### design/flow/design.v
`timescale 1ns / 1ps
module mem32 (
    input Clk,                
    input rst,              
    input wr,         
    input rd,            
    input [3:0] in_add,      
    input [31:0] Data_in_32,  
    output reg [31:0] Data_out_32,  
    output reg valid
);
    reg [7:0] A [0:15];  
    always @(posedge Clk or posedge rst) begin
        if (rst) begin
            Data_out_32 <= 32'b0;
            valid <= 0;
        end else begin
            case ({wr, rd}) 
                2'b10: begin
                    if (in_add <= 12) begin  
                        A[in_add]     <= Data_in_32[7:0];    
                        A[in_add + 1] <= Data_in_32[15:8];   
                        A[in_add + 2] <= Data_in_32[23:16];  
                        A[in_add + 3] <= Data_in_32[31:24];  
                        valid <= 0;
                    end
                end
                2'b01: begin
                    if (in_add <= 12) begin  
                        Data_out_32[7:0]    <= A[in_add];      
                        Data_out_32[15:8]   <= A[in_add + 1];  
                        Data_out_32[23:16]  <= A[in_add + 2];  
                        Data_out_32[31:24]  <= A[in_add + 3]; 
                        valid <= 1; 
                    end else begin
                        Data_out_32 <= 32'b0; 
                        valid <= 0; 
                    end
                end
                default: begin
                    Data_out_32 <= 32'b0;  
                    valid <= 0;
                end
            endcase
        end
    end
endmodule
### design/flow/run.sh
#!/bin/bash
# the make line also repeats each setting of config.mk as NAME=value (left out here)
make -C /OpenROAD-flow-scripts/flow DESIGN_CONFIG=/design/flow/config.mk WORK_HOME=/design/flow/orfs CLKGATE_MAP_FILE= finish
### design/flow/constraint.sdc
create_clock -name core_clock -period 3.41 [get_ports {Clk}]
set_input_delay 0.6820 -clock core_clock [delete_from_list [all_inputs] [get_ports {Clk}]]
set_output_delay 0.6820 -clock core_clock [all_outputs]
set_load 0.01 [all_outputs]
### design/flow/config.mk
export PLATFORM = sky130hd
export DESIGN_NAME = mem32
export DESIGN_NICKNAME = mem32
export VERILOG_FILES = /design/flow/design.v
export SDC_FILE = /design/flow/constraint.sdc
export NUM_CORES = 4
export LEC_CHECK = 0
export CAP_MARGIN = 20
export CORE_MARGIN = 2
export CORE_UTILIZATION = 58
export CTS_CLUSTER_DIAMETER = 28
export SLEW_MARGIN = 20
==> summary.txt, run 1 <==
flow finished, numbers: outcome=timing/DRC/antenna clean, 1st-pass router iterations=17, standard cell with the maximum stage delay on the critical path=a2111oi_2, Period Utilization, post-route=88.14%, number of antenna violations at the first check in global routing=9, net total in the final layout=1737, number of buffers inserted during clock tree synthesis=17, critical path startpoint category=input pin, setup repair after global routing missed its margin=false, worst reg2reg endpoint=Data_out_32[3], worst slew margin relative to its limit=19.17%, clock period minus final worst setup slack=3006 ps, Reg2Reg Launch Point=A[1][3], capture point of the critical path=Data_out_32[10], leading post-synthesis cells by cell area=edfxtp_1 27%, mux2i_1 10%, dfrtp_1 5.9%, Cell variety after synth=86, core area=0.02361 mm2, critical path fanouts, max=24, clk ins delay skew pair=460 ps, Chip Footprint=0.02545 mm2, data required time at the worst endpoint=3750 ps, register share after synthesis=33.28%, worst slew pin tran=1209 ps, Endpoint, Worst Hold=Data_out_32[1], placed wire-length estimate after detailed placement=52.47 mm, final count of negative-setup-slack endpoints=0, Yosys top cell area share=27.40%, max-slew violation count=0, minimum setup slack among reg-to-reg paths=1030 ps, Avg Inst Size Synth=8.524 um2, switching power total=2213 uW, Area Growth Syn to Fin=15.54%, Post-synth ARST share=20.50%, clk sink count=161, gr ovfl total=0, post-place setup slack=-120.9 ps, flip-flop cell with the highest count after synthesis=edfxtp_1, total global routing track utilization=58.95%, cell area after technology mapping=0.01403 mm2, average vias per placed instance=8.289, Comb power=1730 uW, wire length of the first global-routing pass=108.9 mm, violation count after the first detailed-routing iteration=3935, overall die width=159.5 um, Worst IR Drop VDD=0.0002784 V, Hold Crit Depth=2, dominant delay contributor by cell family on the critical path=AND-OR/OR-AND gates, adder and majority cell fraction of the synthesized area=0.1784%, count of tool warnings=30, fraction of power consumed by combinational cells=28.0%, number of gates resized after cts=0, Largest Pwr Group=sequential cells, power in the clock group=2130 uW, Wirelength per Cell=37.41 um, sequential cell power=2330 uW, height of the die=159.5 um, Top Ports=73, Ys Warns=2, maximum achievable frequency=332.7 MHz, number of global-route vias before repair=15565, Post-Synthesis Cells=1646, worst setup margin=404.4 ps, CP Capture Type=flop, number of flip-flops and latches in the synthesized netlist=161, path category of the worst min-delay check=reg -> reg, PwrDens=381.5 mW/mm2, MUX area fraction=13.18%, worst hold slack=467.3 ps, Flop pwr share=37.6%, total number of cells along the worst setup path=10, total number of vias=16860, Dominant combinational family=AND-OR/OR-AND gates, Worst path most repeated cell=buf_4, Internal Dissipation=3972 uW, # port buffers=72, arrival time at the worst endpoint=3340 ps, CTS Root Cell=clkbuf_16, Switching Fraction=35.78%, Simple-Gate Area Share=17.97%, final weighted congestion in routability-driven placement=1.216, worst stage delay on the critical path=740 ps, Cell Chain, Critical Path=buf_4 -> ha_1 -> xor2_4 -> buf_12 -> nor2_1 -> buf_4 -> o2bb2ai_1 -> a2111oi_2 -> buf_4 -> o21ai_0, number of levels the H-tree was split into=4, routed wire length=76.08 mm, worst setup path startpoint=in_add[1], CTS tree=done, area share of xor/xnor cells in the synthesized design=0.1784%, fraction of power consumed by the clock network=34.4%, Clock Tree Buf Depth=2, number of cell instances after yosys synthesis=1646, dominant cell by count in the synthesized netlist=nand2_1, DRC violations left=0, post-synth top area cell=edfxtp_1, crit path buf inv count=4, Leak Pwr=0.006147 uW, post-synth net total=1688, number of enable-type register cells in the synthesized netlist=128, Cell Rows=56, chip area from the yosys synthesis statistics=0.01403 mm2, antenna-violating nets left=0, utilization of the core after routing=68.65%, starting density of the core=59.42%, Worst-path clk slew=90 ps, post-layout total power=6185 uW, R2R cell count=6, final total negative setup slack=0 ps, most used standard cells in the synthesized netlist=195 x nand2_1, 142 x mux2i_1, 138 x nor2_1, pin count of the biggest net entering global routing=62, critical setup path kind=in -> reg, final hold vios=0, launch instance of the worst min-delay path=Data_out_32[1], area fraction in compound gates after synthesis=29.14%, hold-fix buffers at CTS=0, final setup skew=20.60 ps, post-CTS repair timing setup buffer count=0, max-cap viol count=0
metal layers:
layer | routed length, um | GRT usage [%] | vias to the layer above
met2 | 28780 | 77.84 | 2063
met5 | 273 | 8.333 | -
li1 | - | - | 6430
met3 | 15140 | 35.76 | 698
met4 | 8359 | 44.71 | 8
met1 | 23530 | 68.04 | 7661
through the flow:
stage          area, um2  std cells
2_1_floorplan      14060       1646
5_1_grt            16200       2030
3_3_place_gp       15580       1995
4_1_cts            16190       2027
6_report           16210       2034
3_5_place_dp       15590       1995
layout make-up:
class                           instances  area [um2]
Timing Repair Buffer                  209        1872
Clock inverter                         13       168.9
Multi-Input combinational cell       1293        8602
Fill cell                            1906        7402
Inverter                               13       48.80
Clock buffer                           19       432.9
Tap cell                              319       399.1
Sequential cell                       161        4669
Antenna cell                            7       17.52
==> inputs of run 2 (changes only) <==
- ABC_AREA: default -> 0
- CELL_PAD_IN_SITES_DETAIL_PLACEMENT: default -> 1
- CELL_PAD_IN_SITES_GLOBAL_PLACEMENT: default -> 1
- CORE_ASPECT_RATIO: default -> 0.76
- CORE_MARGIN: 2 -> 4
- CORE_UTILIZATION: 58 -> 40
- CTS_CLUSTER_DIAMETER: 28 -> 197
- CTS_CLUSTER_SIZE: default -> 99
- MAX_ROUTING_LAYER: default -> met5
- PLACE_DENSITY_LB_ADDON: default -> 0.29
- SLEW_MARGIN: 20 -> 5
- TNS_END_PERCENT: default -> 45
- clock period: 3.41 -> 5.0 ns (I/O delays scaled with it)
==> summary.txt, run 2 <==
flow finished, numbers: outcome=timing/DRC/antenna clean, Endpoint, Worst Hold=Data_out_32[1], PwrDens=257.8 mW/mm2 (-32%), Leak Pwr=0.005970 uW (-2.9%), Area Growth Syn to Fin=13.95%, dominant delay contributor by cell family on the critical path=AND-OR/OR-AND gates, fraction of power consumed by the clock network=33.6% (-0.8 points), clk ins delay skew pair=470 ps (about the same), post-synth top area cell=edfxtp_1, final hold vios=0 (unchanged), worst slew margin relative to its limit=17.28% (-1.9 points), path category of the worst min-delay check=reg -> reg, total global routing track utilization=43.90% (-15 points), Post-synth ARST share=20.50% (unchanged), number of levels the H-tree was split into=4 (unchanged), chip area from the yosys synthesis statistics=0.01403 mm2 (unchanged), power in the clock group=1390 uW (-35%), number of antenna violations at the first check in global routing=0 (-9), arrival time at the worst endpoint=4220 ps (+880 ps), Cell Rows=59 (+5.4%), 1st-pass router iterations=6 (-11), antenna-violating nets left=0 (unchanged), Internal Dissipation=2655 uW (-33%), Flop pwr share=38.3% (+0.7 points), Switching Fraction=35.56% (-0.22 points), core area=0.03440 mm2 (+46%), maximum achievable frequency=260.8 MHz, crit path buf inv count=2 (-2), area fraction in compound gates after synthesis=29.14% (unchanged), max-slew violation count=0 (unchanged), final count of negative-setup-slack endpoints=0 (unchanged), Reg2Reg Launch Point=A[12][2], switching power total=1465 uW (-34%), Yosys top cell area share=27.40% (unchanged), worst reg2reg endpoint=Data_out_32[10], number of enable-type register cells in the synthesized netlist=128 (unchanged), final total negative setup slack=0 ps (unchanged), # port buffers=72 (unchanged), gr ovfl total=0 (unchanged), Worst IR Drop VDD=0.0001978 V (-29%), total number of vias=16172 (-4.1%), Largest Pwr Group=sequential cells, number of buffers inserted during clock tree synthesis=17 (unchanged), post-synth net total=1688 (unchanged), placed wire-length estimate after detailed placement=61.74 mm (+18%), flip-flop cell with the highest count after synthesis=edfxtp_1, CTS Root Cell=clkbuf_16, count of tool warnings=27 (-10%), post-CTS repair timing setup buffer count=0 (unchanged), adder and majority cell fraction of the synthesized area=0.1784% (unchanged), dominant cell by count in the synthesized netlist=nand2_1, Period Utilization, post-route=76.69% (-11 points), standard cell with the maximum stage delay on the critical path=nand3_1, final setup skew=8.128 ps (-12.47 ps), Chip Footprint=0.03816 mm2 (+50%), critical setup path kind=in -> reg, DRC violations left=0 (unchanged), MUX area fraction=13.18% (unchanged), capture point of the critical path=Data_out_32[20], Dominant combinational family=AND-OR/OR-AND gates, Comb power=1160 uW (-33%), cell area after technology mapping=0.01403 mm2 (unchanged), critical path fanouts, max=29 (+21%), worst slew pin tran=1238 ps (+29.46 ps), violation count after the first detailed-routing iteration=3051 (-22%), Clock Tree Buf Depth=2 (unchanged), Worst-path clk slew=70 ps (-20 ps), fraction of power consumed by combinational cells=28.1% (about the same), routed wire length=85.61 mm (+13%), leading post-synthesis cells by cell area=edfxtp_1 27%, mux2i_1 10%, dfrtp_1 5.9%, R2R cell count=5 (-1), worst setup path startpoint=in_add[2], wire length of the first global-routing pass=120.4 mm (+11%), register share after synthesis=33.28% (unchanged), launch instance of the worst min-delay path=Data_out_32[1], Cell variety after synth=86 (unchanged), clock period minus final worst setup slack=3834 ps, Top Ports=73 (unchanged), most used standard cells in the synthesized netlist=195 x nand2_1, 142 x mux2i_1, 138 x nor2_1, critical path startpoint category=input pin, data required time at the worst endpoint=5390 ps (+1640 ps), number of cell instances after yosys synthesis=1646 (unchanged), minimum setup slack among reg-to-reg paths=2870 ps (+1840 ps), CTS tree=done, Worst path most repeated cell=buf_4, max-cap viol count=0 (unchanged), number of flip-flops and latches in the synthesized netlist=161 (unchanged), worst stage delay on the critical path=590 ps (-150 ps), Ys Warns=2 (unchanged), average vias per placed instance=7.553 (-8.9%), pin count of the biggest net entering global routing=40 (-35%), setup repair after global routing missed its margin=false, Avg Inst Size Synth=8.524 um2 (unchanged), Cell Chain, Critical Path=buf_4 -> ha_1 -> xor2_4 -> buf_4 -> nand3_1 -> o211ai_1 -> a221oi_1 -> a32oi_1, final weighted congestion in routability-driven placement=1.063 (-13%), CP Capture Type=flop, Hold Crit Depth=2 (unchanged), hold-fix buffers at CTS=0 (unchanged), overall die width=222.8 um (+40%), number of gates resized after cts=0 (unchanged), Post-DP Area=0.01542 mm2 (-1.1%), clk sink count=161 (unchanged), area share of xor/xnor cells in the synthesized design=0.1784% (unchanged), Wirelength per Cell=39.99 um (+6.9%), height of the die=171.3 um (+7.4%), sequential cell power=1580 uW (-32%), starting density of the core=40.78% (-19 points), Post-Synthesis Cells=1646 (unchanged), total non-filler cell area in the finished layout=0.01599 mm2 (-1.4%), number of global-route vias before repair=15798 (+1.5%), total number of cells along the worst setup path=8 (-2), net total in the final layout=1712 (-1.4%), Simple-Gate Area Share=17.97% (unchanged)
run 2: layout make-up:
cell class / count / area, um2
fillers: 4048 / 18410
multi-input cells: 1293 / 8564
flip-flops and latches: 161 / 4669
repair buffers: 184 / 1563
well taps: 457 / 571.8
clock buffers: 19 / 432.9
clock inverters: 13 / 133.9
inverters: 13 / 48.80
diodes: 1 / 2.502
run 2: per-stage QoR:
step	cells	setup WS, ps	power, uW	util [%]	hold WS [ps]
after floorplan	1646	1125	2218	-	507.0
after global placement	2106	878.2	2682	44.76	453.9
after detailed placement	2108	814.1	2702	44.82	460.8
after CTS	2140	1285	4059	46.46	481.4
after global routing	2140	1121	4212	46.46	494.5
final	2141	1166	4121	46.47	474.8
run 2: routing by layer:
metal	global-route usage (%)	part of all wire [%]
met2	62.65	40
met4	27.99	7.6
met1	56.29	38
met5	0	0
met3	16.26	15
==> inputs of run 3 (changes only) <==
- ABC_AREA: 0 -> 1
- CAP_MARGIN: 20 -> 5
- CELL_PAD_IN_SITES_DETAIL_PLACEMENT: 1 -> default
- CORE_ASPECT_RATIO: 0.76 -> 1.5
- CORE_MARGIN: 4 -> 2
- CORE_UTILIZATION: 40 -> 21
- CTS_CLUSTER_DIAMETER: 197 -> 79
- CTS_CLUSTER_SIZE: 99 -> 30
- GPL_TIMING_DRIVEN: default -> 0
- MIN_ROUTING_LAYER: default -> met2
- PLACE_DENSITY_LB_ADDON: 0.29 -> 0.07
- SETUP_SLACK_MARGIN: default -> 0.19
- SLEW_MARGIN: 5 -> 20
- TNS_END_PERCENT: 45 -> 55
- clock period: 5.0 -> 3.59 ns (I/O delays scaled with it)
==> summary.txt, run 3 <==
flow finished, numbers: outcome=finished with violations, Layout Check Fail Reasons=negative setup slack, dominant delay contributor by cell family on the critical path=simple AND/OR/NAND/NOR gates, critical path startpoint category=input pin, filler-free cell count of the finished design=2947 (+38%), power in the clock group=1960 uW (+41%), CTS Root Cell=clkbuf_16, chip area from the yosys synthesis statistics=0.01323 mm2 (-5.7%), total number of vias=23138 (+43%), starting density of the core=21.27% (-20 points), Chip Footprint=0.06508 mm2 (+71%), average vias per placed instance=7.851 (+3.9%), gr ovfl total=0 (unchanged), MUX area fraction=0% (-13 points), adder and majority cell fraction of the synthesized area=0.1891% (+0.011 points), worst slew margin relative to its limit=8.269% (-9.0 points), PwrDens=364.5 mW/mm2 (+41%), Internal Dissipation=3409 uW (+28%), total number of cells along the worst setup path=14 (+6), final total negative setup slack=-229.3 ps (-229.3 ps), capture point of the critical path=Data_out_32[24], Worst path most repeated cell=nand2_1, Switching Fraction=42.13% (+6.6 points), Clock Tree Buf Depth=2 (unchanged), Post-synth ARST share=20.50% (unchanged), clk sink count=161 (unchanged), Cell variety after synth=37 (-57%), setup repair after global routing missed its margin=true, 1st-pass router iterations=27 (+21), worst slew pin tran=1376 ps (+137.8 ps), core area=0.06222 mm2 (+81%), clk ins delay skew pair=550 ps (+80 ps), Top Ports=73 (unchanged), DRC violations left=0 (unchanged), number of antenna violations at the first check in global routing=0 (unchanged), max-slew violation count=0 (unchanged), final weighted congestion in routability-driven placement=1.128 (+6.0%), routed wire length=122.4 mm (+43%), dominant cell by count in the synthesized netlist=nand2_1, Flop pwr share=37.4% (-0.9 points), Simple-Gate Area Share=31.78% (+14 points), number of buffers inserted during clock tree synthesis=17 (unchanged), path category of the worst min-delay check=reg -> reg, placed wire-length estimate after detailed placement=94.22 mm (+53%), launch instance of the worst min-delay path=Data_out_32[10], leading post-synthesis cells by cell area=edfxtp_1 29%, nand2_1 16%, o21ai_0 9.0%, Cell Chain, Critical Path=clkdlybuf4s50_1 -> inv_1 -> nand2_2 -> nor2_1 -> nor2_4 -> nand3_2 -> clkbuf_4 -> nor2_1 -> nor2_2 -> nand2_1 -> nor2_1 -> nand2_1 -> nand2_1 -> nand2_1, Endpoint, Worst Hold=Data_out_32[10], R2R cell count=6 (+1), post-synth net total=2072 (+23%), net total in the final layout=2163 (+26%), flip-flop cell with the highest count after synthesis=edfxtp_1, logic area=0.007885 mm2 (-7.9%), CP Capture Type=flop, data required time at the worst endpoint=4040 ps (-1350 ps), worst setup path startpoint=in_add[0], Post-Synthesis Cells=2030 (+23%), worst reg2reg endpoint=Data_out_32[1], pin count of the biggest net entering global routing=34 (-15%), worst stage delay on the critical path=640 ps (+50 ps), Dominant combinational family=simple AND/OR/NAND/NOR gates, standard cell with the maximum stage delay on the critical path=nor2_2, area occupied by registers=0.004669 mm2 (unchanged), number of cell instances after yosys synthesis=2030 (+23%), final setup skew=21.13 ps (+13.00 ps), total global routing track utilization=55.43% (+12 points), crit path buf inv count=3 (+1), Avg Inst Size Synth=6.519 um2 (-24%), antenna-violating nets left=0 (unchanged), sequential cell power=2200 uW (+39%), number of flip-flops and latches in the synthesized netlist=161 (unchanged), Ys Warns=2 (unchanged), fraction of power consumed by combinational cells=29.3% (+1.2 points), cell area after technology mapping=0.01323 mm2 (-5.7%), number of global-route vias before repair=23723 (+50%), Worst IR Drop VDD=0.0004055 V (+100%), number of levels the H-tree was split into=4 (unchanged), minimum setup slack among reg-to-reg paths=1160 ps (-1710 ps), most used standard cells in the synthesized netlist=576 x nand2_1, 291 x nor2_1, 237 x o21ai_0, worst setup margin=-229.3 ps (-1395 ps), post-synth top area cell=edfxtp_1, Leak Pwr=0.006412 uW (+7.4%), # placed instances=2891 (+37%), Period Utilization, post-route=106.4% (+30 points), switching power total=2481 uW (+69%), critical setup path kind=in -> reg, Worst-path clk slew=90 ps (+20 ps), Cell Rows=112 (+90%), violation count after the first detailed-routing iteration=8115 (+170%), Wirelength per Cell=41.53 um (+3.9%), CTS tree=done, max-cap viol count=0 (unchanged), area share of xor/xnor cells in the synthesized design=0.1324% (-0.046 points), maximum achievable frequency=261.8 MHz, final count of negative-setup-slack endpoints=1 (+1), number of enable-type register cells in the synthesized netlist=128 (unchanged), Reg2Reg Launch Point=A[7][1], Filler cells=7193 (+78%), overall die width=209.0 um (-6.2%), final hold vios=0 (unchanged), Comb power=1730 uW (+49%), height of the die=311.4 um (+82%), wire length of the first global-routing pass=155.0 mm (+29%), arrival time at the worst endpoint=4270 ps (+50 ps), count of tool warnings=29 (+7.4%), # port buffers=61 (-15%), Hold Crit Depth=2 (unchanged), register share after synthesis=35.29% (+2.0 points), critical path fanouts, max=10 (-66%), fraction of power consumed by the clock network=33.3% (-0.3 points), Area Growth Syn to Fin=22.13%, clock period minus final worst setup slack=3819 ps, Largest Pwr Group=sequential cells, area fraction in compound gates after synthesis=23.32% (-5.8 points), Yosys top cell area share=29.05% (+1.7 points)
[run 3: per-layer routing]
metal / wire length, um / up-vias / global-route usage, %
met1: 0 / 7134 / -
met3: 44630 / 1359 / 62.88
li1: - / 7092 / -
met5: 1947 / - / 25.64
met4: 21680 / 58 / 33.08
met2: 54130 / 7495 / 63.26
[run 3: layout make-up]
class                   count  area share, %
well taps                 798          6.178
clock buffers              17          2.632
diodes                     15         0.2323
inverters                 174          4.072
repair buffers             72          4.545
flip-flops and latches    161          28.89
clock inverters            15         0.7665
multi-input cells        1562          48.79
plain buffers             133          3.887
[run 3: what timing repair did]
item | 4_1_cts | 5_1_grt
gates resized | 72 | 102
hold buffers | 0 | 0
buffers inserted | 1 | 8
pin swaps | 1 | 10
setup endpoints to repair | 180 | 223
[run 3: metrics by stage]
step / cell area (um2) / setup WS [ps] / util (%) / hold WS [ps] / power (uW)
after floorplan: 13230 / 779.3 / - / 515.4 / 2868
after global placement: 14840 / -1151 / 23.85 / 463.9 / 3711
after detailed placement: 14880 / -1136 / 23.91 / 466.0 / 3708
after CTS: 15750 / 152.4 / 25.32 / 484.7 / 5627
after global routing: 16120 / -154.8 / 25.91 / 499.1 / 5930
final: 16160 / -229.3 / 25.97 / 476.4 / 5890
==> inputs of run 4 (changes only) <==
- ABC_AREA: 1 -> default
- CAP_MARGIN: 5 -> 40
- CELL_PAD_IN_SITES_GLOBAL_PLACEMENT: 1 -> default
- CORE_ASPECT_RATIO: 1.5 -> 1.58
- CORE_UTILIZATION: 21 -> 72
- CTS_CLUSTER_DIAMETER: 79 -> 353
- CTS_CLUSTER_SIZE: 30 -> 60
- GPL_TIMING_DRIVEN: 0 -> default
- HOLD_SLACK_MARGIN: default -> -0.06
- MAX_ROUTING_LAYER: met5 -> default
- MIN_ROUTING_LAYER: met2 -> default
- PLACE_DENSITY: default -> 0.35
- PLACE_DENSITY_LB_ADDON: 0.07 -> default
- SETUP_SLACK_MARGIN: 0.19 -> 0.57
- TNS_END_PERCENT: 55 -> 5
- clock period: 3.59 -> 1.92 ns (I/O delays scaled with it)
==> summary.txt, run 4 <==
yosys + openroad results -> core area=0.01922 mm2 (-69%), tool error=[ERROR DPL-0038] Utilization greater than 100%, impossible to legalize, Yosys top cell area share=27.40% (-1.7 points), Top Ports=73 (unchanged), post-synth net total=1688 (-19%), Post-DP Area=0.01819 mm2 (+22%), placed wire-length estimate after detailed placement=63.68 mm (-32%), number of enable-type register cells in the synthesized netlist=128 (unchanged), Cell Rows=64 (-43%), number of cell instances after yosys synthesis=1646 (-19%), area fraction in compound gates after synthesis=29.14% (+5.8 points), Cell variety after synth=86 (+130%), most used standard cells in the synthesized netlist=195 x nand2_1, 142 x mux2i_1, 138 x nor2_1, Simple-Gate Area Share=17.97% (-14 points), Dominant combinational family=AND-OR/OR-AND gates, height of the die=179.5 um (-42%), step where the flow halted=clock tree synthesis (4_1_cts), Post-Synthesis Cells=1646 (-19%), area share of xor/xnor cells in the synthesized design=0.1784% (+0.046 points), number of flip-flops and latches in the synthesized netlist=161 (unchanged), leading post-synthesis cells by cell area=edfxtp_1 27%, mux2i_1 10%, dfrtp_1 5.9%, Ys Warns=2 (unchanged), Chip Footprint=0.02065 mm2 (-68%), Avg Inst Size Synth=8.524 um2 (+31%), final weighted congestion in routability-driven placement=1.521 (+35%), register share after synthesis=33.28% (-2.0 points), overall die width=115.1 um (-45%), post-synth top area cell=edfxtp_1, adder and majority cell fraction of the synthesized area=0.1784% (-0.011 points), dominant cell by count in the synthesized netlist=nand2_1, outcome=did not finish, cell area after technology mapping=0.01403 mm2 (+6.0%), # port buffers=72 (+18%), flip-flop cell with the highest count after synthesis=edfxtp_1, chip area from the yosys synthesis statistics=0.01403 mm2 (+6.0%), starting density of the core=73.00% (+52 points), Post-synth ARST share=20.50% (unchanged), MUX area fraction=13.18% (+13 points)
run 4: through the flow:
stage / worst slack [ps] / setup TNS, ps / instances / hold slack, ps / power (uW)
after floorplan: -527.0 / -101800 / 1646 / 507.0 / 5859
after global placement: -714.9 / -129270 / 2157 / 452.6 / 7458
after detailed placement: -917.9 / -156730 / 2157 / 477.4 / 7720
==> inputs of run 5 (changes only) <==
- ABC_AREA: default -> 1
- CAP_MARGIN: 40 -> 20
- CORE_ASPECT_RATIO: 1.58 -> default
- CORE_UTILIZATION: 72 -> 51
- CTS_CLUSTER_DIAMETER: 353 -> 202
- CTS_CLUSTER_SIZE: 60 -> 95
- HOLD_SLACK_MARGIN: -0.06 -> default
- PLACE_DENSITY: 0.35 -> default
- SETUP_SLACK_MARGIN: 0.57 -> default
- TNS_END_PERCENT: 5 -> default
- clock period: 1.92 -> 2.29 ns (I/O delays scaled with it)
==> summary.txt, run 5 <==
flow finished, numbers: leading post-synthesis cells by cell area=edfxtp_1 29%, nand2_1 16%, o21ai_0 9.0%, max-slew violation count=0, Internal Dissipation=5826 uW, worst stage delay on the critical path=560 ps, Worst path most repeated cell=nand2_1, Cell variety after synth=37 (-57%), MUX area fraction=0% (-13 points), Reg2Reg Launch Point=A[13][5], height of the die=165.1 um (-8.0%), Post-Synthesis Cells=2030 (+23%), number of flip-flops and latches in the synthesized netlist=161 (unchanged), met1 Resource Use GR=68.47%, post-place setup slack=-787.6 ps (+130.2 ps), total number of cells along the worst setup path=12, Post-DP Area=0.01722 mm2 (-5.3%), clk ins delay skew pair=460 ps, minimum setup slack among reg-to-reg paths=310 ps, Wirelength per Cell=29.74 um, total number of vias=18656, Dominant combinational family=simple AND/OR/NAND/NOR gates, worst setup margin=-110.2 ps, outcome=finished with violations, CTS tree=done, starting density of the core=52.25% (-21 points), area fraction in compound gates after synthesis=23.32% (-5.8 points), final count of negative-setup-slack endpoints=1, number of buffers inserted during clock tree synthesis=17, Post-synth ARST share=20.50% (unchanged), fraction of power consumed by the clock network=33.6%, DRC violations left=0, fraction of power consumed by combinational cells=28.4%, clk sink count=161, Worst IR Drop VDD=0.0003970 V, # port buffers=72 (unchanged), CP Capture Type=flop, sequential cell power=3430 uW, Avg Inst Size Synth=6.519 um2 (-24%), Ys Warns=2 (unchanged), Period Utilization, post-route=104.8%, Worst-path clk slew=80 ps, 1st-pass router iterations=14, switching power total=3208 uW, total global routing track utilization=59.90%, met3 Track Usage GR=33.52%, routed wire length=80.35 mm, crit path buf inv count=4, Area Growth Syn to Fin=36.05%, count of tool warnings=31, wire length of the first global-routing pass=114.1 mm, dominant delay contributor by cell family on the critical path=simple AND/OR/NAND/NOR gates, area share of xor/xnor cells in the synthesized design=0.1324% (-0.046 points), critical path startpoint category=input pin, setup repair after global routing missed its margin=false, PwrDens=501.8 mW/mm2, R2R cell count=6, number of global-route vias before repair=17236, violation count after the first detailed-routing iteration=4575, Simple-Gate Area Share=31.78% (+14 points), core area=0.02533 mm2 (+32%), placed wire-length estimate after detailed placement=60.03 mm (-5.7%), Clock Tree Buf Depth=2, clock period minus final worst setup slack=2400 ps, max-cap viol count=0, Filler cells=2195, Switching Fraction=35.51%, worst setup path startpoint=in_add[2], final hold vios=0, chip area from the yosys synthesis statistics=0.01323 mm2 (-5.7%), flip-flop cell with the highest count after synthesis=edfxtp_1, critical path fanouts, max=8, net total in the final layout=2396, final weighted congestion in routability-driven placement=1.175 (-23%), Flop pwr share=38.0%, worst slew margin relative to its limit=48.42%, Largest Pwr Group=sequential cells, number of antenna violations at the first check in global routing=6, adder and majority cell fraction of the synthesized area=0.1891% (+0.011 points), post-synth top area cell=edfxtp_1, Yosys top cell area share=29.05% (+1.7 points), Layout Check Fail Reasons=negative setup slack, register share after synthesis=35.29% (+2.0 points), total non-filler cell area in the finished layout=0.01800 mm2, Leak Pwr=0.008034 uW, fraction of met2 tracks used by global routing=79.28%, dominant cell by count in the synthesized netlist=nand2_1, path category of the worst min-delay check=in -> async, power in the clock group=3030 uW, gr ovfl total=0, final setup skew=18.67 ps, average vias per placed instance=6.905, antenna-violating nets left=0, post-synth net total=2072 (+23%), Cell Rows=58 (-9.4%), worst slew pin tran=772.8 ps, Chip Footprint=0.02725 mm2 (+32%), CTS Root Cell=clkbuf_16, Cell Chain, Critical Path=dlygate4sd2_1 -> buf_4 -> nand2_1 -> buf_4 -> nor2_1 -> buf_4 -> nand2_1 -> nand4_1 -> nor3_1 -> nand3_1 -> nand2_1 -> nand2_1, data required time at the worst endpoint=2650 ps, most used standard cells in the synthesized netlist=576 x nand2_1, 291 x nor2_1, 237 x o21ai_0, Comb power=2570 uW, maximum achievable frequency=416.6 MHz, cell area after technology mapping=0.01323 mm2 (-5.7%), standard cell with the maximum stage delay on the critical path=nand4_1, Top Ports=73 (unchanged), number of cell instances after yosys synthesis=2030 (+23%), capture point of the critical path=Data_out_32[5], global route hottest layer=met2, number of enable-type register cells in the synthesized netlist=128 (unchanged), critical setup path kind=in -> reg, overall die width=165.1 um (+43%), worst reg2reg endpoint=Data_out_32[5], pin count of the biggest net entering global routing=34, arrival time at the worst endpoint=2760 ps, number of levels the H-tree was split into=4
-- run 5: area by class of cell --
cell class	instances	area, um2	area share, %
Tap cell	330	412.9	2.293
Clock buffer	17	425.4	2.363
Timing Repair inverter	2	10.01	0.05560
Sequential cell	161	4669	25.94
Inverter	174	660.6	3.669
Clock inverter	15	167.7	0.9313
Multi-Input combinational cell	1562	7570	42.05
Antenna cell	5	12.51	0.06950
Timing Repair Buffer	436	4075	22.64
-- run 5: per-layer routing --
| metal | vias to the layer above | routed length (um) |
|---|---|---|
| met5 | - | 243 |
| met4 | 10 | 10130 |
| met3 | 738 | 15180 |
| met2 | 2044 | 29810 |
| met1 | 8262 | 24980 |
| li1 | 7602 | - |
-- run 5: metrics by stage --
stage          setup TNS [ps]  instances  hold WS (ps)  total power (uW)  util, %
2_1_floorplan               0       2030         515.4              4507        -
3_3_place_gp          -116410       2659         463.3              5764    68.00
3_5_place_dp          -126810       2659         464.7              5814    68.00
4_1_cts                -66.50       2692         460.4              8762    70.72
5_1_grt                     0       2698         482.5              9139    71.05
6_report               -110.2       2702         436.1              9034    71.08
-- run 5: timing repair --
item,in CTS,in global routing
hold buffers,0,0
gates resized,30,20
pin swaps,2,6
cloned,1,1
buffers inserted,0,4
setup endpoints to repair,180,173
==> inputs of run 6 (changes only) <==
- ABC_AREA: 1 -> default
- CORE_UTILIZATION: 51 -> 58
- CTS_CLUSTER_DIAMETER: 202 -> 25
- CTS_CLUSTER_SIZE: 95 -> default
- SETUP_SLACK_MARGIN: default -> 1.39
- clock period: 2.29 -> 5.0 ns (I/O delays scaled with it)
==> summary.txt, run 6 <==
flow finished, numbers: number of antenna violations at the first check in global routing=6 (unchanged), critical path startpoint category=input pin, Comb power=1150 uW (-55%), Worst path most repeated cell=buf_4, pin count of the biggest net entering global routing=71 (+110%), register share after synthesis=33.28% (-2.0 points), max-slew violation count=0 (unchanged), overall die width=159.5 um (-3.4%), setup repair after global routing missed its margin=false, Chip Footprint=0.02545 mm2 (-6.6%), clock period minus final worst setup slack=3666 ps, number of cell instances after yosys synthesis=1646 (-19%), Hold Crit Depth=2, clk sink count=161 (unchanged), count of tool warnings=29 (-6.5%), Post-DP Area=0.01510 mm2 (-12%), Top Ports=73 (unchanged), Dominant combinational family=AND-OR/OR-AND gates, number of levels the H-tree was split into=4 (unchanged), number of buffers inserted during clock tree synthesis=17 (unchanged), wire length of the first global-routing pass=112.4 mm (-1.5%), R2R cell count=5 (-1), Ys Warns=2 (unchanged), MUX area fraction=13.18% (+13 points), worst setup path startpoint=in_add[1], critical path fanouts, max=59 (+51), worst stage delay on the critical path=690 ps (+130 ps), net total in the final layout=1684 (-30%), worst reg2reg endpoint=Data_out_32[9], power in the clock group=1450 uW (-52%), launch instance of the worst min-delay path=Data_out_32[15], standard cell with the maximum stage delay on the critical path=nand3_1, Cell variety after synth=86 (+130%), Largest Pwr Group=sequential cells, core area=0.02361 mm2 (-6.8%), total global routing track utilization=61.03% (+1.1 points), PwrDens=265.8 mW/mm2 (-47%), Cell Chain, Critical Path=buf_4 -> buf_4 -> nand3_1 -> nor2_1 -> buf_4 -> mux2i_1 -> a211oi_1 -> a21o_1, capture point of the critical path=A[8][4], dominant delay contributor by cell family on the critical path=simple AND/OR/NAND/NOR gates, worst setup margin=1334 ps (+1444 ps), clk ins delay skew pair=460 ps (about the same), crit path buf inv count=3 (-1), Reg2Reg Launch Point=A[9][1], final weighted congestion in routability-driven placement=1.199 (+2.0%), Endpoint, Worst Hold=Data_out_32[15], final count of negative-setup-slack endpoints=0 (-1), CTS Root Cell=clkbuf_16, Internal Dissipation=2637 uW (-55%), critical setup path kind=in -> reg, Flop pwr share=38.0% (about the same), worst slew margin relative to its limit=20.53% (-28 points), Wirelength per Cell=40.48 um (+36%), placed wire-length estimate after detailed placement=54.23 mm (-9.7%), CP Capture Type=flop, most used standard cells in the synthesized netlist=195 x nand2_1, 142 x mux2i_1, 138 x nor2_1, final hold vios=0 (unchanged), DRC violations left=0 (unchanged), total number of vias=16929 (-9.3%), Area Growth Syn to Fin=12.52%, number of flip-flops and latches in the synthesized netlist=161 (unchanged), area fraction in compound gates after synthesis=29.14% (+5.8 points), routed wire length=80.10 mm (-0.30%), Yosys top cell area share=27.40% (-1.7 points), leading post-synthesis cells by cell area=edfxtp_1 27%, mux2i_1 10%, dfrtp_1 5.9%, Avg Inst Size Synth=8.524 um2 (+31%), total number of cells along the worst setup path=8 (-4), post-place setup slack=828.3 ps (+1616 ps), average vias per placed instance=8.554 (+24%), Leak Pwr=0.005871 uW (-27%), Worst IR Drop VDD=0.0001974 V (-50%), number of enable-type register cells in the synthesized netlist=128 (unchanged), switching power total=1558 uW (-51%), chip area from the yosys synthesis statistics=0.01403 mm2 (+6.0%), # port buffers=72 (unchanged), minimum setup slack among reg-to-reg paths=2650 ps (+2340 ps), Simple-Gate Area Share=17.97% (-14 points), outcome=timing/DRC/antenna clean, Post-Synthesis Cells=1646 (-19%), height of the die=159.5 um (-3.4%), 1st-pass router iterations=15 (+1), adder and majority cell fraction of the synthesized area=0.1784% (-0.011 points), number of global-route vias before repair=15530 (-9.9%), Period Utilization, post-route=73.32% (-31 points), post-synth net total=1688 (-19%), fraction of power consumed by combinational cells=27.5% (-0.9 points), max-cap viol count=0 (unchanged), maximum achievable frequency=272.8 MHz, fraction of power consumed by the clock network=34.5% (+0.9 points), gr ovfl total=0 (unchanged), Clock Tree Buf Depth=2 (unchanged), data required time at the worst endpoint=5200 ps (+2550 ps), CTS tree=done, Cell Rows=56 (-3.4%), arrival time at the worst endpoint=3870 ps (+1110 ps), sequential cell power=1590 uW (-54%), final total negative setup slack=0 ps (+110.2 ps), post-synth top area cell=edfxtp_1, dominant cell by count in the synthesized netlist=nand2_1, final setup skew=21.11 ps (+2.442 ps), starting density of the core=59.42% (+7.2 points), total non-filler cell area in the finished layout=0.01579 mm2 (-12%), flip-flop cell with the highest count after synthesis=edfxtp_1, Worst-path clk slew=80 ps (about the same), Post-synth ARST share=20.50% (unchanged), violation count after the first detailed-routing iteration=4519 (-1.2%), path category of the worst min-delay check=reg -> reg, antenna-violating nets left=0 (unchanged), cell area after technology mapping=0.01403 mm2 (+6.0%), worst slew pin tran=1188 ps (+415.5 ps), area share of xor/xnor cells in the synthesized design=0.1784% (+0.046 points), Switching Fraction=37.15% (+1.6 points)
## run 6: routing by layer
layer  up-vias  track usage [%]  wire length [um]
met5         -            12.12               528
met4        14            47.81              9794
met3       808            37.54             15890
met2      2143            79.52             29070
met1      7630            70.07             24820
li1       6334                -                 -
## run 6: repair_timing
item                       4_1_cts  5_1_grt
pin swaps                        0        1
gates resized                    2        8
hold buffers                     0        0
setup endpoints to repair        9       95
buffers inserted                 0        3
## run 6: per-stage QoR
stage | power (uW) | util, % | std cells | hold slack [ps]
floorplan | 2222 | - | 1646 | 507.0
global placement | 2639 | 63.92 | 1939 | 448.8
detailed placement | 2658 | 63.95 | 1939 | 470.6
CTS | 4044 | 66.56 | 1971 | 487.2
global route | 4210 | 66.85 | 1978 | 521.2
finish | 4195 | 66.86 | 1979 | 480.6
## run 6: layout make-up
class | count | area, um2
Multi-Input combinational cell | 1293 | 8658
Fill cell | 1865 | 7826
Sequential cell | 161 | 4669
Timing Repair Buffer | 156 | 1386
Clock buffer | 17 | 425.4
Tap cell | 319 | 399.1
Clock inverter | 15 | 186.4
Inverter | 13 | 48.80
Antenna cell | 5 | 12.51
==> inputs of run 7 (changes only) <==
- CORE_UTILIZATION: 58 -> 72
- CTS_CLUSTER_DIAMETER: 25 -> 30
- CTS_CLUSTER_SIZE: default -> 60
- PLACE_DENSITY: default -> 0.35
- SETUP_SLACK_MARGIN: 1.39 -> 0.57
- SLEW_MARGIN: 20 -> 40
- TNS_END_PERCENT: default -> 5
- clock period: 5.0 -> 1.92 ns (I/O delays scaled with it)
==> summary.txt, run 7 <==
yosys + openroad results -> outcome=did not finish, step where the flow halted=clock tree synthesis (4_1_cts), tool error=[ERROR DPL-0038] Utilization greater than 100%, impossible to legalize, cell area after technology mapping=0.01403 mm2 (unchanged), Top Ports=73 (unchanged), height of the die=143.6 um (-10%), post-place setup slack=-962.1 ps (-1790 ps), # placed instances=2175 (+12%), number of enable-type register cells in the synthesized netlist=128 (unchanged), area share of xor/xnor cells in the synthesized design=0.1784% (unchanged), # port buffers=72 (unchanged), Yosys top cell area share=27.40% (unchanged), number of flip-flops and latches in the synthesized netlist=161 (unchanged), register share after synthesis=33.28% (unchanged), Post-Synthesis Cells=1646 (unchanged), chip area from the yosys synthesis statistics=0.01403 mm2 (unchanged), Simple-Gate Area Share=17.97% (unchanged), Ys Warns=2 (unchanged), placed wire-length estimate after detailed placement=61.16 mm (+13%), post-synth net total=1688 (unchanged), core area=0.01927 mm2 (-18%), leading post-synthesis cells by cell area=edfxtp_1 27%, mux2i_1 10%, dfrtp_1 5.9%, final weighted congestion in routability-driven placement=1.519 (+27%), most used standard cells in the synthesized netlist=195 x nand2_1, 142 x mux2i_1, 138 x nor2_1, MUX area fraction=13.18% (unchanged), Cell Rows=51 (-8.9%), starting density of the core=72.80% (+13 points), Chip Footprint=0.02062 mm2 (-19%), adder and majority cell fraction of the synthesized area=0.1784% (unchanged), area fraction in compound gates after synthesis=29.14% (unchanged), Cell variety after synth=86 (unchanged), dominant cell by count in the synthesized netlist=nand2_1, flip-flop cell with the highest count after synthesis=edfxtp_1, Dominant combinational family=AND-OR/OR-AND gates, post-synth top area cell=edfxtp_1, overall die width=143.6 um (-10%), Post-synth ARST share=20.50% (unchanged), number of cell instances after yosys synthesis=1646 (unchanged), Avg Inst Size Synth=8.524 um2 (unchanged)
## run 7: stage by stage
stage	hold WS, ps	TNS (ps)	area, um2
3_5_place_dp	483.0	-171590	18150
3_3_place_gp	451.9	-143110	18150
2_1_floorplan	507.0	-101800	14380
==> inputs of run 8 (changes only) <==
- CORE_ASPECT_RATIO: default -> 0.5
- CORE_MARGIN: 2 -> 9
- CORE_UTILIZATION: 72 -> 46
- CTS_CLUSTER_DIAMETER: 30 -> 330
- CTS_CLUSTER_SIZE: 60 -> 98
- PLACE_DENSITY: 0.35 -> 0.36
- SETUP_SLACK_MARGIN: 0.57 -> -0.5
- SLEW_MARGIN: 40 -> 20
- clock period: 1.92 -> 5.0 ns (I/O delays scaled with it)
==> summary.txt, run 8 <==
flow finished, numbers: Wirelength per Cell=40.40 um, final hold vios=0, most used standard cells in the synthesized netlist=195 x nand2_1, 142 x mux2i_1, 138 x nor2_1, Post-synth ARST share=20.50% (unchanged), Avg Inst Size Synth=8.524 um2 (unchanged), fraction of power consumed by combinational cells=27.5%, clk ins delay skew pair=490 ps, final weighted congestion in routability-driven placement=1.104 (-27%), violation count after the first detailed-routing iteration=3868, total number of vias=16437, number of buffers inserted during clock tree synthesis=17, switching power total=1563 uW, outcome=timing/DRC/antenna clean, crit path buf inv count=3, Dominant combinational family=AND-OR/OR-AND gates, Yosys top cell area share=27.40% (unchanged), Simple-Gate Area Share=17.97% (unchanged), worst setup path startpoint=in_add[0], post-synth net total=1688 (unchanged), post-synth top area cell=edfxtp_1, pin count of the biggest net entering global routing=56, number of flip-flops and latches in the synthesized netlist=161 (unchanged), capture point of the critical path=A[1][7], launch instance of the worst min-delay path=Data_out_32[1], area fraction in compound gates after synthesis=29.14% (unchanged), dominant delay contributor by cell family on the critical path=simple AND/OR/NAND/NOR gates, setup repair after global routing missed its margin=false, data required time at the worst endpoint=5120 ps, path category of the worst min-delay check=reg -> reg, maximum achievable frequency=249.4 MHz, fraction of power consumed by the clock network=34.0%, worst slew pin tran=1203 ps, number of antenna violations at the first check in global routing=5, wire length of the first global-routing pass=114.2 mm, area share of xor/xnor cells in the synthesized design=0.1784% (unchanged), hold-fix buffers at CTS=0, utilization of the core after routing=53.74%, power in the clock group=1410 uW, number of cell instances after yosys synthesis=1646 (unchanged), total non-filler cell area in the finished layout=0.01586 mm2, Period Utilization, post-route=80.18%, Worst IR Drop VDD=0.0002631 V, final total negative setup slack=0 ps, Flop pwr share=38.5%, post-CTS repair timing setup buffer count=0, height of the die=141.5 um (-1.5%), Leak Pwr=0.005916 uW, max-slew violation count=0, worst slew margin relative to its limit=19.47%, DRC violations left=0, standard cell with the maximum stage delay on the critical path=nor3_1, number of gates resized after cts=0, Cell Rows=44 (-14%), Top Ports=73 (unchanged), core area=0.02951 mm2 (+53%), final setup skew=21.23 ps, Comb power=1140 uW, cell area after technology mapping=0.01403 mm2 (unchanged), antenna-violating nets left=0, critical setup path kind=in -> reg, worst reg2reg endpoint=Data_out_32[19], 1st-pass router iterations=10, count of tool warnings=29, critical path startpoint category=input pin, gr ovfl total=0, Cell Chain, Critical Path=buf_2 -> nor2b_1 -> nand2_1 -> buf_4 -> nor2_1 -> buf_4 -> nor3_1 -> nor2_1, R2R cell count=5, net total in the final layout=1698, Switching Fraction=37.69%, average vias per placed instance=7.964, post-place setup slack=858.5 ps (+1821 ps), max-cap viol count=0, register share after synthesis=33.28% (unchanged), Reg2Reg Launch Point=A[5][3], Largest Pwr Group=sequential cells, chip area from the yosys synthesis statistics=0.01403 mm2 (unchanged), flip-flop cell with the highest count after synthesis=edfxtp_1, critical path fanouts, max=34, routed wire length=83.38 mm, Cell variety after synth=86 (unchanged), Clock Tree Buf Depth=2, dominant cell by count in the synthesized netlist=nand2_1, sequential cell power=1600 uW, final count of negative-setup-slack endpoints=0, number of levels the H-tree was split into=4, Post-Synthesis Cells=1646 (unchanged), PwrDens=261.6 mW/mm2, adder and majority cell fraction of the synthesized area=0.1784% (unchanged), clk sink count=161, clock period minus final worst setup slack=4009 ps, MUX area fraction=13.18% (unchanged), arrival time at the worst endpoint=4130 ps, Filler cells=2645, Ys Warns=2 (unchanged), Endpoint, Worst Hold=Data_out_32[1], CTS tree=done, Area Growth Syn to Fin=13.02%, minimum setup slack among reg-to-reg paths=2590 ps, starting density of the core=47.54% (-25 points), worst setup margin=991.0 ps, Worst-path clk slew=90 ps, number of enable-type register cells in the synthesized netlist=128 (unchanged), CP Capture Type=flop, Chip Footprint=0.03749 mm2 (+82%), placed wire-length estimate after detailed placement=60.06 mm (-1.8%), overall die width=265.0 um (+85%), number of global-route vias before repair=14972, Hold Crit Depth=2, total global routing track utilization=42.71%, Post-DP Area=0.01525 mm2 (-16%), Internal Dissipation=2585 uW, total number of cells along the worst setup path=8, worst stage delay on the critical path=710 ps, leading post-synthesis cells by cell area=edfxtp_1 27%, mux2i_1 10%, dfrtp_1 5.9%, CTS Root Cell=clkbuf_16, # port buffers=72 (unchanged)
==> run 8: cell type report <==
cell class | count | area (um2) | area share, %
timing repair buffer | 170 | 1479 | 9.327
sequential | 161 | 4669 | 29.45
tap | 391 | 489.2 | 3.085
antenna | 4 | 10.01 | 0.06313
multi-input combinational | 1293 | 8568 | 54.04
inverter | 13 | 48.80 | 0.3077
clock buffer | 17 | 425.4 | 2.683
clock inverter | 15 | 166.4 | 1.049
==> run 8: routing by layer <==
| metal | share of wire (%) | track usage [%] |
|---|---|---|
| met4 | 4.3 | 14.42 |
| met1 | 38 | 54.69 |
| met5 | 0.56 | 8.502 |
| met2 | 35 | 52.31 |
| met3 | 23 | 31.87 |
==> run 8: through the flow <==
step                      hold slack [ps]  std cells  power, uW
after floorplan                     507.0       1646       2218
after global placement              456.7       2028       2655
after detailed placement            460.4       2028       2672
after CTS                           479.5       2060       4035
after global routing                520.7       2060       4182
final                               475.6       2064       4148
==> inputs of run 9 (changes only) <==
- CORE_ASPECT_RATIO: 0.5 -> default
- CORE_MARGIN: 9 -> 2
- CORE_UTILIZATION: 46 -> 16
- CTS_CLUSTER_DIAMETER: 330 -> default
- CTS_CLUSTER_SIZE: 98 -> default
- PLACE_DENSITY: 0.36 -> default
- SETUP_SLACK_MARGIN: -0.5 -> default
- TNS_END_PERCENT: 5 -> default
- clock period: 5.0 -> 6.5 ns (I/O delays scaled with it)
==> summary.txt, run 9 <==
flow finished, numbers: Chip Footprint=0.09007 mm2 (+140%), clock period minus final worst setup slack=4193 ps, core area=0.08689 mm2 (+190%), number of flip-flops and latches in the synthesized netlist=161 (unchanged), placed wire-length estimate after detailed placement=62.05 mm (+3.3%), 1st-pass router iterations=6 (-4), Reg2Reg Launch Point=A[2][3], net total in the final layout=1678 (-1.2%), Cell variety after synth=86 (unchanged), Simple-Gate Area Share=17.97% (unchanged), number of gates resized after cts=0 (unchanged), R2R cell count=5 (unchanged), critical path fanouts, max=34 (unchanged), critical path startpoint category=input pin, post-CTS repair timing setup buffer count=0 (unchanged), post-synth top area cell=edfxtp_1, Post-synth ARST share=20.50% (unchanged), Top Ports=73 (unchanged), wire length of the first global-routing pass=120.2 mm (+5.3%), fraction of power consumed by the clock network=34.4% (+0.4 points), total global routing track utilization=18.99% (-24 points), Leak Pwr=0.005818 uW (-1.7%), total number of vias=15420 (-6.2%), Avg Inst Size Synth=8.524 um2 (unchanged), # port buffers=72 (unchanged), outcome=timing/DRC/antenna clean, data required time at the worst endpoint=6610 ps (+1490 ps), Worst-path clk slew=70 ps (-20 ps), final hold vios=0 (unchanged), antenna-violating nets left=0 (unchanged), launch instance of the worst min-delay path=Data_out_32[18], Hold Crit Depth=2 (unchanged), DRC violations left=0 (unchanged), count of tool warnings=27 (-6.9%), # placed instances=2772 (+37%), Worst path most repeated cell=buf_4, adder and majority cell fraction of the synthesized area=0.1784% (unchanged), Cell Rows=108 (+150%), Internal Dissipation=2069 uW (-20%), starting density of the core=16.15% (-31 points), path category of the worst min-delay check=reg -> reg, CP Capture Type=flop, post-synth net total=1688 (unchanged), arrival time at the worst endpoint=4310 ps (+180 ps), PwrDens=192.2 mW/mm2 (-27%), diodes inserted=0 (-4), critical setup path kind=in -> reg, max-cap viol count=0 (unchanged), Clock Tree Buf Depth=2 (unchanged), routed wire length=87.27 mm (+4.7%), most used standard cells in the synthesized netlist=195 x nand2_1, 142 x mux2i_1, 138 x nor2_1, Period Utilization, post-route=64.51% (-16 points), fraction of power consumed by combinational cells=27.3% (-0.2 points), CTS Root Cell=clkbuf_16, average vias per placed instance=5.499 (-31%), minimum setup slack among reg-to-reg paths=3940 ps (+1350 ps), leading post-synthesis cells by cell area=edfxtp_1 27%, mux2i_1 10%, dfrtp_1 5.9%, switching power total=1133 uW (-28%), Wirelength per Cell=31.12 um (-23%), Largest Pwr Group=sequential cells, Area Growth Syn to Fin=18.75%, height of the die=300.1 um (+110%), flip-flop cell with the highest count after synthesis=edfxtp_1, crit path buf inv count=3 (unchanged), chip area from the yosys synthesis statistics=0.01403 mm2 (unchanged), Worst IR Drop VDD=0.0001983 V (-25%), number of buffers inserted during clock tree synthesis=17 (unchanged), area share of xor/xnor cells in the synthesized design=0.1784% (unchanged), Post-DP Area=0.01605 mm2 (+5.2%), clk sink count=161 (unchanged), worst slew pin tran=1289 ps (+85.32 ps), post-place setup slack=1967 ps (+1108 ps), power in the clock group=1100 uW (-22%), capture point of the critical path=A[9][3], Cell Chain, Critical Path=buf_4 -> buf_4 -> nor2b_1 -> buf_4 -> nand2_1 -> nor2_2 -> nor2_1 -> a21oi_1, Yosys top cell area share=27.40% (unchanged), dominant delay contributor by cell family on the critical path=simple AND/OR/NAND/NOR gates, hold-fix buffers at CTS=0 (unchanged), Endpoint, Worst Hold=Data_out_32[18], number of levels the H-tree was split into=4 (unchanged), setup repair after global routing missed its margin=false, final count of negative-setup-slack endpoints=0 (unchanged), cell area after technology mapping=0.01403 mm2 (unchanged), MUX area fraction=13.18% (unchanged), worst stage delay on the critical path=680 ps (-30 ps), sequential cell power=1220 uW (-24%), Dominant combinational family=AND-OR/OR-AND gates, number of global-route vias before repair=14397 (-3.8%), total non-filler cell area in the finished layout=0.01666 mm2 (+5.1%), final total negative setup slack=0 ps (unchanged), number of enable-type register cells in the synthesized netlist=128 (unchanged), worst reg2reg endpoint=Data_out_32[19], pin count of the biggest net entering global routing=84 (+50%), total number of cells along the worst setup path=8 (unchanged), gr ovfl total=0 (unchanged), worst setup path startpoint=in_add[1], Ys Warns=2 (unchanged), filler-free cell count of the finished design=2804 (+36%), register share after synthesis=33.28% (unchanged), number of cell instances after yosys synthesis=1646 (unchanged), area fraction in compound gates after synthesis=29.14% (unchanged), worst slew margin relative to its limit=13.81% (-5.7 points), worst setup margin=2307 ps (+1316 ps), Flop pwr share=38.2% (-0.3 points), number of antenna violations at the first check in global routing=6 (+1), Comb power=876 uW (-23%), standard cell with the maximum stage delay on the critical path=a21oi_1, max-slew violation count=0 (unchanged), final weighted congestion in routability-driven placement=1.028 (-6.9%), Switching Fraction=35.39% (-2.3 points), Post-Synthesis Cells=1646 (unchanged), violation count after the first detailed-routing iteration=2709 (-30%), dominant cell by count in the synthesized netlist=nand2_1, overall die width=300.1 um (+13%), maximum achievable frequency=238.5 MHz, CTS tree=done, final setup skew=20.37 ps (-0.8587 ps), clk ins delay skew pair=490 ps (about the same)
==> run 9: per-stage QoR <==
stage | hold WS, ps | total power, uW | util (%)
global route | 528.1 | 3273 | 19.17
global placement | 479.7 | 2089 | 18.47
detailed placement | 488.2 | 2083 | 18.47
floorplan | 507.0 | 1706 | -
CTS | 504.0 | 3174 | 19.18
finish | 492.4 | 3202 | 19.17
==> run 9: area by class of cell <==
class	count	area, um2
clock buffer	20	466.7
clock inverter	12	146.4
fill	9621	70230
inverter	13	48.80
multi-input combinational	1293	8572
sequential	161	4669
tap	1155	1445
timing repair buffer	150	1311
==> run 9: metal layers <==
metal	wire, um	vias to the layer above	global-route usage [%]
met2	37630	1263	28.94
met1	34010	7582	24.49
li1	-	6310	-
met4	5562	10	10.45
met3	10000	255	4.747
met5	55	-	0
==> inputs of run 10 (changes only) <==
- ABC_AREA: default -> 1
- CORE_UTILIZATION: 16 -> 61
- CTS_CLUSTER_DIAMETER: default -> 202
- CTS_CLUSTER_SIZE: default -> 95
- PLACE_DENSITY: default -> 0.36
- clock period: 6.5 -> 2.44 ns (I/O delays scaled with it)
==> summary.txt, run 10 <==
yosys + openroad results -> post-synth top area cell=edfxtp_1, MUX area fraction=0% (-13 points), post-synth net total=2072 (+23%), dominant cell by count in the synthesized netlist=nand2_1, # port buffers=72 (unchanged), clk sink count=161 (unchanged), Cell Rows=53 (-51%), adder and majority cell fraction of the synthesized area=0.1891% (+0.011 points), area share of xor/xnor cells in the synthesized design=0.1324% (-0.046 points), Chip Footprint=0.02289 mm2 (-75%), core area=0.02115 mm2 (-76%), number of buffers inserted during clock tree synthesis=17 (unchanged), hold-fix buffers at CTS=0 (unchanged), Post-DP Area=0.01663 mm2 (+3.6%), Top Ports=73 (unchanged), overall die width=151.3 um (-50%), Yosys top cell area share=29.05% (+1.7 points), placed wire-length estimate after detailed placement=53.56 mm (-14%), starting density of the core=62.55% (+46 points), outcome=did not finish, flip-flop cell with the highest count after synthesis=edfxtp_1, gr ovfl total=4, number of cell instances after yosys synthesis=2030 (+23%), number of enable-type register cells in the synthesized netlist=128 (unchanged), tool error=[ERROR GRT-0232] Routing congestion too high. Check the congestion heatmap in the GUI., final weighted congestion in routability-driven placement=1.366 (+33%), CTS Root Cell=clkbuf_16, Ys Warns=2 (unchanged), area fraction in compound gates after synthesis=23.32% (-5.8 points), Simple-Gate Area Share=31.78% (+14 points), chip area from the yosys synthesis statistics=0.01323 mm2 (-5.7%), Post-Synthesis Cells=2030 (+23%), cell area after technology mapping=0.01323 mm2 (-5.7%), number of flip-flops and latches in the synthesized netlist=161 (unchanged), leading post-synthesis cells by cell area=edfxtp_1 29%, nand2_1 16%, o21ai_0 9.0%, register share after synthesis=35.29% (+2.0 points), number of levels the H-tree was split into=4 (unchanged), Cell variety after synth=37 (-57%), most used standard cells in the synthesized netlist=576 x nand2_1, 291 x nor2_1, 237 x o21ai_0, total global routing track utilization=70.86%, Avg Inst Size Synth=6.519 um2 (-24%), Clock Tree Buf Depth=2 (unchanged), step where the flow halted=global routing (5_1_grt), height of the die=151.3 um (-50%), Post-synth ARST share=20.50% (unchanged), Dominant combinational family=simple AND/OR/NAND/NOR gates, post-place setup slack=-501.8 ps (-2469 ps)
-- run 10: metrics by stage --
step           setup TNS, ps  instances  hold WS, ps  utilization (%)  power, uW
4_1_cts                    0       2594        481.3            81.40       7850
2_1_floorplan              0       2030        515.4                -       4224
3_5_place_dp          -92840       2560        463.8            78.60       5330
3_3_place_gp          -79310       2560        463.5            78.60       5278
-- run 10: what timing repair did --
action | 4_1_cts
resized | 8
setup endpoints to repair | 20
buffers inserted | 2
gates cloned | 0
-- run 10: per-layer routing --
metal / GRT usage (%) / GRT overflow
met1: 75.19 / 0
met2: 84.71 / 2
met3: 56.39 / 0
met4: 61.73 / 2
met5: 34.55 / 0
==> inputs of run 11 (changes only) <==
- ABC_AREA: 1 -> default
- CORE_MARGIN: 2 -> 3
- CORE_UTILIZATION: 61 -> 40
- CTS_CLUSTER_DIAMETER: 202 -> default
- CTS_CLUSTER_SIZE: 95 -> 86
- PLACE_DENSITY: 0.36 -> default
- clock period: 2.44 -> 5.0 ns (I/O delays scaled with it)
==> summary.txt, run 11 <==
flow finished, numbers: path category of the worst min-delay check=reg -> reg, Dominant combinational family=AND-OR/OR-AND gates, starting density of the core=41.22% (-21 points), number of gates resized after cts=0 (-8), Cell variety after synth=86 (+130%), antenna-violating nets left=0, register share after synthesis=33.28% (-2.0 points), Ys Warns=2 (unchanged), dominant delay contributor by cell family on the critical path=simple AND/OR/NAND/NOR gates, Clock Tree Buf Depth=2 (unchanged), power in the clock group=1470 uW, Leak Pwr=0.005922 uW, placed wire-length estimate after detailed placement=61.16 mm (+14%), height of the die=193.3 um (+28%), number of levels the H-tree was split into=4 (unchanged), launch instance of the worst min-delay path=Data_out_32[1], crit path buf inv count=1, area share of xor/xnor cells in the synthesized design=0.1784% (+0.046 points), area fraction in compound gates after synthesis=29.14% (+5.8 points), flip-flop cell with the highest count after synthesis=edfxtp_1, post-synth top area cell=edfxtp_1, count of tool warnings=27, total number of vias=15980, final weighted congestion in routability-driven placement=1.113 (-19%), data required time at the worst endpoint=5070 ps, R2R cell count=5, pin count of the biggest net entering global routing=65, critical setup path kind=in -> reg, max-cap viol count=0, Post-DP Area=0.01532 mm2 (-7.9%), Chip Footprint=0.03736 mm2 (+63%), worst reg2reg endpoint=Data_out_32[6], worst slew pin tran=1187 ps, # placed instances=2082 (-19%), dominant cell by count in the synthesized netlist=nand2_1, maximum achievable frequency=237.7 MHz, most used standard cells in the synthesized netlist=195 x nand2_1, 142 x mux2i_1, 138 x nor2_1, routed wire length=86.24 mm, Worst-path clk slew=90 ps, core area=0.03404 mm2 (+61%), final setup skew=23.31 ps, number of antenna violations at the first check in global routing=4, clk sink count=161 (unchanged), number of flip-flops and latches in the synthesized netlist=161 (unchanged), # port buffers=72 (unchanged), Filler cells=3316, Comb power=1140 uW, setup repair after global routing missed its margin=false, Avg Inst Size Synth=8.524 um2 (+31%), CP Capture Type=flop, total global routing track utilization=44.49%, standard cell with the maximum stage delay on the critical path=nor2b_1, number of cell instances after yosys synthesis=1646 (-19%), final hold vios=0, arrival time at the worst endpoint=4280 ps, Area Growth Syn to Fin=13.74%, Worst IR Drop VDD=0.0002565 V, sequential cell power=1600 uW, Cell Rows=67 (+26%), Internal Dissipation=2718 uW, post-CTS repair timing setup buffer count=0 (-2), violation count after the first detailed-routing iteration=2759, adder and majority cell fraction of the synthesized area=0.1784% (-0.011 points), CTS Root Cell=clkbuf_16, switching power total=1490 uW, Post-synth ARST share=20.50% (unchanged), cell area after technology mapping=0.01403 mm2 (+6.0%), CTS tree=done, Top Ports=73 (unchanged), wire length of the first global-routing pass=119.8 mm, utilization of the core after routing=46.89%, final count of negative-setup-slack endpoints=0, number of enable-type register cells in the synthesized netlist=128 (unchanged), minimum setup slack among reg-to-reg paths=2860 ps, fraction of power consumed by the clock network=34.9%, Yosys top cell area share=27.40% (-1.7 points), worst setup path startpoint=in_add[1], Cell Chain, Critical Path=buf_4 -> nor2b_1 -> nand2_1 -> nor2_2 -> nor2_1 -> a21oi_1, Largest Pwr Group=sequential cells, leading post-synthesis cells by cell area=edfxtp_1 27%, mux2i_1 10%, dfrtp_1 5.9%, fraction of power consumed by combinational cells=27.1%, clk ins delay skew pair=470 ps, Wirelength per Cell=40.74 um, total number of cells along the worst setup path=6, critical path fanouts, max=24, PwrDens=263.7 mW/mm2, number of global-route vias before repair=14580, gr ovfl total=0, Hold Crit Depth=2, capture point of the critical path=A[9][2], 1st-pass router iterations=9, max-slew violation count=0, outcome=timing/DRC/antenna clean, worst hold slack=469.0 ps, Simple-Gate Area Share=17.97% (-14 points), Endpoint, Worst Hold=Data_out_32[1], critical path startpoint category=input pin, area occupied by registers=0.004669 mm2, worst slew margin relative to its limit=20.24%, final total negative setup slack=0 ps, Reg2Reg Launch Point=A[1][6], post-synth net total=1688 (-19%), MUX area fraction=13.18% (+13 points), filler-free cell count of the finished design=2117, Flop pwr share=37.9%, Post-Synthesis Cells=1646 (-19%), hold-fix buffers at CTS=0 (unchanged), worst stage delay on the critical path=980 ps, Period Utilization, post-route=84.14%, total non-filler cell area in the finished layout=0.01596 mm2, overall die width=193.3 um (+28%), number of buffers inserted during clock tree synthesis=17 (unchanged), DRC violations left=0, clock period minus final worst setup slack=4207 ps, average vias per placed instance=7.548, Switching Fraction=35.41%, chip area from the yosys synthesis statistics=0.01403 mm2 (+6.0%), net total in the final layout=1695, logic area=0.008582 mm2
==> run 11: layout make-up <==
class,instances,share of cell area [%]
multi-input combinational,1293,53.78
sequential,161,29.26
timing repair buffer,167,9.205
tap,448,3.513
clock buffer,17,2.666
clock inverter,15,1.215
inverter,13,0.3136
antenna,3,0.04704
==> run 11: layer usage <==
layer	global-route usage (%)	up-vias	share of wire (%)	routed length (um)
li1	-	6352	-	-
met1	58.69	7792	37	32300
met2	63.34	1483	41	35360
met3	16.07	347	15	12510
met4	24.30	6	6.9	5966
met5	0	-	0.11	93
==> run 11: through the flow <==
step	worst slack (ps)	power, uW
after global placement	690.9	2696
after CTS	1083	4139
final	792.9	4207
after floorplan	1125	2218
after detailed placement	567.1	2701
after global routing	889.3	4289
Power and IR drop assume default switching activity.
